==> inputs of trial 17 <==
==> flow/design.v <==
module ula(clock,rst,a,b,r,op,sb,sa,enable,sinA, sinB);
	input [7:0]a;
	input [7:0]b;
	input op;
	input clock;
	input rst;
	output reg [8:0]r;
	output sa, sb;
	input sinA;
	input sinB;
	reg saa;
	reg sbb;
	reg sinal;
	input enable;
	reg [6:0]aa;
	reg [6:0]bb;
	reg [7:0]rr;
	reg [7:0]rr_n;
	reg sinal_n;
	always @(*) begin
		saa = sinA;
		sbb = sinB;
		aa = a[6:0];
		bb = b[6:0];
		rr_n = rr;
		sinal_n = sinal;
		case(op)
			0: begin
				if(saa == 0 && sbb == 0)begin
					rr_n = aa + bb;
					sinal_n = 0;
				end
				if(saa == 1 && sbb == 0)begin
					if(aa > bb)begin
						rr_n = aa - bb;
						sinal_n = saa;
					end
					else begin
						rr_n = bb - aa;
						sinal_n = sbb;
					end
				end
				if(saa == 0 && sbb == 1)begin
					if(aa > bb)begin
						rr_n = aa - bb;
						sinal_n = saa;
					end
					else begin
						rr_n = bb - aa;
						sinal_n = sbb;
					end
				end
				if(saa == 1 && sbb == 1)begin
					rr_n = aa + bb;
					sinal_n = 1;
				end
			end	
			1: begin
			sbb = ~sbb;
			if(saa == 0 && sbb == 0)begin
					rr_n = aa + bb;
					sinal_n = 0;
				end
				if(saa == 1 && sbb == 0)begin
					if(aa > bb)begin
						rr_n = aa - bb;
						sinal_n = saa;
					end
					else begin
						rr_n = bb - aa;
						sinal_n = sbb;
					end
				end
				if(saa == 0 && sbb == 1)begin
					if(aa > bb)begin
						rr_n = aa - bb;
						sinal_n = saa;
					end
					else begin
						rr_n = bb - aa;
						sinal_n = sbb;
					end
				end
				if(saa == 1 && sbb == 1)begin
					rr_n = aa + bb;
					sinal_n = 1;
				end
			end	
		endcase
	end
	always @(posedge clock) begin
		if (rst) begin
			rr <= 0;
			sinal <= 0;
		end
		else begin
			rr <= rr_n;
			sinal <= sinal_n;
		end
	end
	always @(posedge clock) begin
		if (rst) begin
			r <= 0;
		end
		else if (rr==0) begin
			r[8] <= 1;
			r[7:0] <= rr;
		end
		else begin
			r[8] <= ~sinal;
			r[7:0] <= rr;
		end
	end
	assign sa = saa;
	assign sb = sbb;
endmodule
module bcdout(saida,saida1,saida2,in,enable);
	input [8:0] in;
	output reg [6:0]saida;
	output reg [6:0]saida1;
	output reg [6:0]saida2;
	input enable;
	reg sinal;
	reg [7:0]uni;
	reg [7:0]dez;
	reg [7:0]dezz;
	reg [7:0]cen;
	reg [6:0] su, sd, sc;
	reg [7:0] aux;
	always @(*) begin
		sinal = 0;
		aux = 0;
		uni = 0;
		dezz = 0;
		dez = 0;
		cen = 0;
		if (enable) begin
			sinal = in[8];
			aux[7:0] = in[7:0];
			uni = aux%10;
			dezz = aux%100;
			dez = dezz/10;
			cen = aux/100;
			case(uni)
				8'b00000000: 
					saida = 7'b0000001;
	            8'b00000001: 
					saida = 7'b1001111;
	            8'b00000010: 
					saida = 7'b0010010;
	            8'b00000011: 
					saida = 7'b0000110;
	            8'b00000100: 
					saida = 7'b1001100;
	            8'b00000101: 
					saida = 7'b0100100;
	            8'b00000110: 
					saida = 7'b0100000;
	            8'b00000111: 
					saida = 7'b0001111;
	            8'b00001000: 
					saida = 7'b0000000;
	            8'b00001001: 
					saida = 7'b0000100;
				default:
					saida = 7'b1111110;
        endcase
        		case(dez)
				8'b00000000: 
					saida1 = 7'b0000001;
	            8'b00000001: 
					saida1 = 7'b1001111;
	            8'b00000010: 
					saida1 = 7'b0010010;
	            8'b00000011: 
					saida1 = 7'b0000110;
	            8'b00000100: 
					saida1 = 7'b1001100;
	            8'b00000101: 
					saida1 = 7'b0100100;
	            8'b00000110: 
					saida1 = 7'b0100000;
	            8'b00000111: 
					saida1 = 7'b0001111;
	            8'b00001000: 
					saida1 = 7'b0000000;
	            8'b00001001: 
					saida1 = 7'b0000100;
				default:
					saida1 = 7'b1111110;
        endcase
        case(cen)
				8'b00000000: 
					saida2 = 7'b0000001;
	            8'b00000001: 
					saida2 = 7'b1001111;
				8'b00000010: 
					saida2 = 7'b0010010;
				default:
					saida2 = 7'b1111110;
        endcase
		end
		else begin
				saida = 7'b1111111;
				saida1 = 7'b1111111;
				saida2 = 7'b1111111;
			end	
	end
endmodule
module Remoto(clk,rst,entrada,comando,su,sd,suB,sdB,saida_1,saida1_1,saida2_1,soma_result_1,sinal_A,sinal_B);
parameter inicia            = 2'b00;   
parameter inicia_1          = 2'b01;    
parameter leitura           = 2'b10; 
parameter zera_B    = 3'b010;
parameter zera_tudo = 3'b011;
parameter soma      = 3'b100;
parameter sub       = 3'b101;
parameter muda_sinal= 3'b110;
parameter  DESLIGADO = 0;
parameter  ESPERA = 1;
parameter limite_um      =  4095; 
parameter lid_zero      =  3594;  
parameter  RECEBE_A_DEZ = 2;
parameter  RECEBE_A_UNI = 3;
parameter  MUDA_SINAL_A = 4;
parameter  RECEBE_A_DEZ_B = 5;
parameter  RECEBE_A_UNI_B = 6;
parameter  MUDA_SINAL_B = 7;
parameter  ZERA_TUDO = 8;	
parameter lid_um  			=  3281;  
parameter tempo_zero      =  648;
parameter tempo_bit  =  312;
input         clk;      
input         rst;
input         entrada;    
output reg [7:0] comando;
output reg[6:0] su;
output reg[6:0] sd;
output reg[6:0] suB;
output reg[6:0] sdB; 
wire [8:0] soma_result;
output reg [8:0] soma_result_1;
reg [4:0] estado_m;
reg [7:0] vetorA;
reg [7:0] vetorA_aux;
reg [7:0] vetorA_2;
reg [7:0] vetorA_1;
reg [7:0] vetorB;
reg [7:0] vetorB_aux;
reg [7:0] vetorB_1;
reg [7:0] vetorB_2;
reg on;
output reg sinal_A;
output reg sinal_B;
reg    [11:0] contado_inicial;            
reg           contado_inicial_flag;      
reg [26:0]delay;
reg [2:0]op;
wire [6:0] saida;
wire [6:0] saida1;
wire [6:0] saida2;
output [6:0] saida_1;
output [6:0] saida1_1;
output [6:0] saida2_1;
reg    [11:0] contador_inicial;           
reg           contador_inicial_flag;    
reg    [11:0] contagem;           
reg           contagem_flag;     
reg     [5:0] bitcount;              
reg     [1:0] estado;             
reg    [31:0] dados_control;        
reg nova_mensagem;
reg    [8:0] sr;
reg   [26:0] dl;        
assign saida_1 = saida;
assign saida1_1 = saida1;
assign saida2_1 = saida2;
ula G1(.clock(clk),.rst(rst),.a(vetorA),.b(vetorB),.r(soma_result),.op(op), .enable(on), .sinA(sinal_A),.sinB(sinal_B));
bcdout G2(.saida(saida),.saida1(saida1),.saida2(saida2),.in(soma_result_1),.enable(on));
always @(posedge clk )
if (rst)
			 contado_inicial <= 0;
else if ((estado == inicia) && !entrada)
			 contado_inicial <= contado_inicial + 1'b1;
		else                           
			 contado_inicial <= 0;	              		 	
always @(posedge clk)	
if (rst)
			 contador_inicial <= 0;
else if ((estado == inicia_1) && entrada)
			 contador_inicial <= contador_inicial + 1'b1;
		else  
			 contador_inicial <= 0;	            		 	
always @(posedge clk )
if (rst)
			 contagem <= 0;
else if ((estado == leitura) && entrada)
			 contagem <= contagem + 1'b1;
		else
			 contagem <= 1'b0;        
always @(posedge clk)
if (rst)
	     bitcount <= 6'b0;
else if (estado == leitura)
		begin
			if (contagem == tempo_bit)
					bitcount <= bitcount + 1'b1; 
		end   
	  else
	     bitcount <= 6'b0;
always @(posedge clk) 
		if (rst)
			estado <= inicia;
		else
			case (estado)
 			    inicia  : if (contado_inicial > lid_zero)  
			  	              estado <= inicia_1; 
			    inicia_1: if (contador_inicial > lid_um)
			  	              estado <= leitura;
			    leitura : if ((contagem >= limite_um) || (bitcount >= 33))
			  					      estado <= inicia;
	        default  : estado <= inicia; 
			 endcase
always @(posedge clk)
	  if (rst)
			 dados_control <= 0;
	  else if (estado == leitura)
		begin
			 if (contagem >= tempo_zero) 
			    dados_control[bitcount-1'b1] <= 1'b1;  
		end
		else
			 dados_control <= 0;
always @(posedge clk)
	  if (rst) begin
			comando <= 0;
			nova_mensagem <= 1'b0;
	  end
	  else if (bitcount == 32) begin
			 if (dados_control[31:24] == ~dados_control[23:16])
			 begin		
				comando[7:0] <= dados_control[23:16]; 
			 	nova_mensagem <= 1'b1;
			 end
			 else
				  nova_mensagem <= 1'b0 ;
		end
		else begin
			nova_mensagem <= 1'b0 ;
		end
always @(posedge clk) begin
	sr = soma_result_1;
	dl = delay;
	if (rst) begin
		estado_m <= DESLIGADO;
		on <= 0;
		op <= 1;
		vetorA <= 8'b11111111;
		vetorB <= 8'b11111111;
		sinal_A <= 0;
		sinal_B <= 0;
		soma_result_1 <= 0;
		delay <= 0;
	end
	else begin
	if(sr==0)begin
		sr=9'b000000000;
	end
	else if(!on && sr[8]==0) begin
		sr[8]=1'b1;
	end
	case(estado_m)
		DESLIGADO: begin
				if(comando == 8'b00010010 && nova_mensagem)begin
					estado_m <= ESPERA;
					on <= 1;
					vetorA<=0;
					vetorB<=0;
					op<=0;
					if(soma_result==0)begin
						sr=9'b000000000;
					end
				end
			end
		ESPERA:begin
				if(comando == 8'b00010010 && nova_mensagem)begin 
					vetorA<=8'b11111111;
					vetorB<=8'b11111111;
					sr = 9'b100000000;
					estado_m <= DESLIGADO;
					on<=0;
				end
				else if(comando == 8'b00001111)begin  
					estado_m <=  RECEBE_A_DEZ;
					vetorA<=0;
					sinal_A<=0;
					sr = 9'b100000000;
				end
				else if(comando == 8'b00010000)begin  
					estado_m <=  ZERA_TUDO;
					vetorA<=0;
					vetorB<=0;
					sinal_A<=0;
					sinal_B<=0;
					sr = 9'b100000000;
				end
				else if(comando == 8'b00010011)begin 
					estado_m <= RECEBE_A_DEZ_B;
					vetorB<=0;
					sinal_B<=0;
					sr = 9'b100000000;
				end
				else if(comando == 8'b00011010)begin 
					op<=0;
					if(soma_result==0)begin
						sr=9'b000000000;
					end
					else begin
						sr = soma_result;
					end
				end
				else if(comando == 8'b00011110)begin 
					op<=1;
					if(soma_result==0)begin
						sr=9'b000000000;
					end
					else begin
					sr = soma_result;
					end
				end
			end
		ZERA_TUDO:begin
				estado_m <= RECEBE_A_DEZ;
				sr = 9'b100000000;
		end
		RECEBE_A_DEZ_B:begin
				if(comando >= 0 && comando < 10)begin
					vetorB <=comando;
					sinal_B <=0;
					estado_m <= RECEBE_A_UNI_B;
					dl = 0;
				end
			end	
		RECEBE_A_DEZ:begin
				if(comando >= 0 && comando < 10)begin
					vetorA <= comando;
					sinal_A <=0;
					estado_m <= RECEBE_A_UNI;
					dl = 0;
				end
			end	
		RECEBE_A_UNI:begin
			dl = dl + 1'b1;
				if((dl > 78125 && (comando >= 0 && comando < 10)) && nova_mensagem)begin
					vetorA<=vetorA * 10 + comando;
					estado_m <= MUDA_SINAL_A;
					dl = 0;
				end
				else if((dl > 78125 && comando > 9) && nova_mensagem)begin
					estado_m <= MUDA_SINAL_A;
					dl = 0;
				end
			end
		RECEBE_A_UNI_B:begin
			dl = dl + 1'b1;
				if((dl > 78125 && (comando >= 0 && comando < 10)) && nova_mensagem)begin
					vetorB<=vetorB * 10 + comando;
					estado_m <= MUDA_SINAL_B;
					dl = 0;
				end
				else if((dl > 78125 && comando > 9) && nova_mensagem)begin
					estado_m <= MUDA_SINAL_B;
					dl = 0;
				end
			end
		MUDA_SINAL_A:begin
			if(comando == 8'b00001100)begin
				sinal_A<=~sinal_A;
				estado_m <=ESPERA;
			end
			else if(comando > 9 && comando != 8'b00001100)begin
				estado_m <=ESPERA;
			end
		end
		MUDA_SINAL_B:begin
			if(comando == 8'b00001100 )begin
				sinal_B<=~sinal_B;
				estado_m <=ESPERA;
			end
			else if(comando > 9 && comando != 8'b00001100)begin
				estado_m <=ESPERA;
			end
		end
	endcase	
	soma_result_1 <= sr;
	delay <= dl;
	end
end
always @(*) begin
		vetorA_1 = 0;
		vetorA_2 = 0;
		su = 7'b1111111;
		sd = 7'b1111111;
		if(vetorA > 200) begin
			su = 7'b1111111;
			sd = 7'b1111111;
		end
		else begin
			vetorA_1 = vetorA%10;
			vetorA_2 = vetorA/10;
			case(vetorA_1)
				0: 
					su = 7'b0000001;
	            1: 
					su = 7'b1001111;
	            2: 
					su = 7'b0010010;
	            3: 
					su = 7'b0000110;
	            4: 
					su = 7'b1001100;
	            5: 
					su = 7'b0100100;
	            6: 
					su = 7'b0100000;
	            7: 
					su = 7'b0001111;
	            8: 
					su = 7'b0000000;
	            9: 
					su = 7'b0000100;
        endcase
	        case(vetorA_2)
		        	0: 
		        		sd = 7'b0000001;
			        1: 
			        	sd = 7'b1001111;
			        2: 
			        	sd = 7'b0010010;
			        3: 
			        	sd = 7'b0000110;
			        4: 
			        	sd = 7'b1001100;
			        5: 
			        	sd = 7'b0100100;
			        6: 
			        	sd = 7'b0100000;
			        7: 
			        	sd = 7'b0001111;
			        8: 
			        	sd = 7'b0000000;
			        9: 
			        	sd = 7'b0000100;
			endcase
		end	
	end
	always @(*) begin
		vetorB_1 = 0;
		vetorB_2 = 0;
		suB = 7'b1111111;
		sdB = 7'b1111111;
		if(vetorB > 200) begin
			suB = 7'b1111111;
			sdB = 7'b1111111;
		end
		else begin
			vetorB_1 = vetorB%10;
			vetorB_2 = vetorB/10;
			case(vetorB_1)
					0: 
						suB = 7'b0000001;
		            1: 
						suB = 7'b1001111;
		            2: 
						suB = 7'b0010010;
		            3: 
						suB = 7'b0000110;
		            4: 
						suB = 7'b1001100;
		            5: 
						suB = 7'b0100100;
		            6: 
						suB = 7'b0100000;
		            7: 
						suB = 7'b0001111;
		            8: 
						suB = 7'b0000000;
		            9: 
						suB = 7'b0000100;
	        endcase
	        case(vetorB_2)
		        	0: 
		        		sdB = 7'b0000001;
			        1: 
			        	sdB = 7'b1001111;
			        2: 
			        	sdB = 7'b0010010;
			        3: 
			        	sdB = 7'b0000110;
			        4: 
			        	sdB = 7'b1001100;
			        5: 
			        	sdB = 7'b0100100;
			        6: 
			        	sdB = 7'b0100000;
			        7: 
			        	sdB = 7'b0001111;
			        8: 
			        	sdB = 7'b0000000;
			        9: 
			        	sdB = 7'b0000100;
			endcase
		end
	end	
endmodule
==> flow/run.sh <==
#!/bin/bash
# the make line also repeats each setting of config.mk as NAME=value (left out here)
make -C /OpenROAD-flow-scripts/flow DESIGN_CONFIG=/design/flow/config.mk WORK_HOME=/design/flow/orfs CLKGATE_MAP_FILE= finish
==> flow/config.mk <==
export PLATFORM = sky130hd
export DESIGN_NAME = Remoto
export DESIGN_NICKNAME = Remoto
export VERILOG_FILES = /design/flow/design.v
export SDC_FILE = /design/flow/constraint.sdc
export NUM_CORES = 4
export LEC_CHECK = 0
export ABC_AREA = 1
export CAP_MARGIN = 15
export CORE_MARGIN = 2
export CORE_UTILIZATION = 71
export CTS_CLUSTER_DIAMETER = 198
export CTS_CLUSTER_SIZE = 59
export GPL_ROUTABILITY_DRIVEN = 0
export MAX_ROUTING_LAYER = met4
export PLACE_DENSITY_LB_ADDON = 0.04
export SETUP_SLACK_MARGIN = 0.26
export SLEW_MARGIN = 20
export TNS_END_PERCENT = 5
==> flow/constraint.sdc <==
create_clock -name core_clock -period 6.49 [get_ports {clk}]
set_input_delay 1.2980 -clock core_clock [delete_from_list [all_inputs] [get_ports {clk}]]
set_output_delay 1.2980 -clock core_clock [all_outputs]
set_load 0.01 [all_outputs]
==> inputs of trial 70, as changes to trial 17 <==
ABC_AREA = 0   (was 1)
CORE_ASPECT_RATIO = 0.52   (was unset)
CORE_MARGIN = 3   (was 2)
CTS_CLUSTER_DIAMETER = 346   (was 198)
CTS_CLUSTER_SIZE = 99   (was 59)
MAX_ROUTING_LAYER = unset   (was met4)
SETUP_SLACK_MARGIN = -0.92   (was 0.26)
TNS_END_PERCENT = unset   (was 5)
==> flow/constraint.sdc (replaced) <==
create_clock -name core_clock -period 11.8 [get_ports {clk}]
set_input_delay 2.3600 -clock core_clock [delete_from_list [all_inputs] [get_ports {clk}]]
set_output_delay 2.3600 -clock core_clock [all_outputs]
set_load 0.01 [all_outputs]
==> inputs of trial 92, as changes to trial 17 <==
CTS_CLUSTER_DIAMETER = 196   (was 198)
CTS_CLUSTER_SIZE = 15   (was 59)
GPL_ROUTABILITY_DRIVEN = 1   (was 0)
HOLD_SLACK_MARGIN = -0.09   (was unset)
SETUP_SLACK_MARGIN = 1.78   (was 0.26)
SLEW_MARGIN = 5   (was 20)
==> flow/constraint.sdc (replaced) <==
create_clock -name core_clock -period 6.12 [get_ports {clk}]
set_input_delay 1.2240 -clock core_clock [delete_from_list [all_inputs] [get_ports {clk}]]
set_output_delay 1.2240 -clock core_clock [all_outputs]
set_load 0.01 [all_outputs]
==> inputs of build 68, as changes to trial 17 <==
CORE_ASPECT_RATIO = 0.52   (was unset)
CORE_MARGIN = 3   (was 2)
CTS_CLUSTER_DIAMETER = 346   (was 198)
CTS_CLUSTER_SIZE = 99   (was 59)
MAX_ROUTING_LAYER = unset   (was met4)
SETUP_SLACK_MARGIN = 3.52   (was 0.26)
==> flow/constraint.sdc (replaced) <==
create_clock -name core_clock -period 11.8 [get_ports {clk}]
set_input_delay 2.3600 -clock core_clock [delete_from_list [all_inputs] [get_ports {clk}]]
set_output_delay 2.3600 -clock core_clock [all_outputs]
set_load 0.01 [all_outputs]
==> qor summary <==
metric	trial 92	trial 17	trial 70	build 68
Total power	-	1920 uW	1040 uW	1090 uW
Well-tap cell count	-	260	240	247
Power Sequential	-	941 uW	518 uW	517 uW
Final count of pins violating max slew	-	0	0	0
Latest clock arrival within the worst-skew pair	-	0.43 ns	0.43 ns	0.44 ns
Post-synthesis instance area	13800 um^2	13800 um^2	13500 um^2	13800 um^2
Resized cells post-CTS	211	73	0	3
Met2 wire len	-	19600 um	16300 um	15700 um
Number of standard-cell rows in the floorplan	50	50	35	36
Worst hold start	-	contado_inicial[0]$_SDFF_PP0_	contagem[0]$_SDFF_PP0_	G1.rr[3]$_SDFFE_PP0P_
Area growth, synth to finish	-	19.1%	9.15%	11.4%
Area taken by flip-flops and latches	-	3070 um^2	3060 um^2	3080 um^2
Number of nets in the synthesized netlist	2299	2299	1916	2299
Share of power burned in registers	-	49.1%	49.6%	47.2%
Launch instance of the worst register-to-register path	-	delay[0]$_SDFFE_PP0P_	delay[1]$_SDFFE_PP0P_	delay[0]$_SDFFE_PP0P_
Proportion of power drawn by the clock network	-	50.0%	49.3%	51.8%
Pwr per Cell Area	-	117 nW/um^2	70.7 nW/um^2	71.2 nW/um^2
Post-Layout Inst Area	-	16400 um^2	14800 um^2	15400 um^2
Outcome	aborted with a tool error	complete, but fails checks	finished clean	finished clean
Stage where the flow stopped	global routing	-	-	-
Reasons for failing layout checks	-	negative setup slack	-	-
Number of max-cap violations	-	0	0	0
Static leakage	-	0.00780 uW	0.00586 uW	0.00727 uW
Power is estimated from default activity; no workload was simulated.
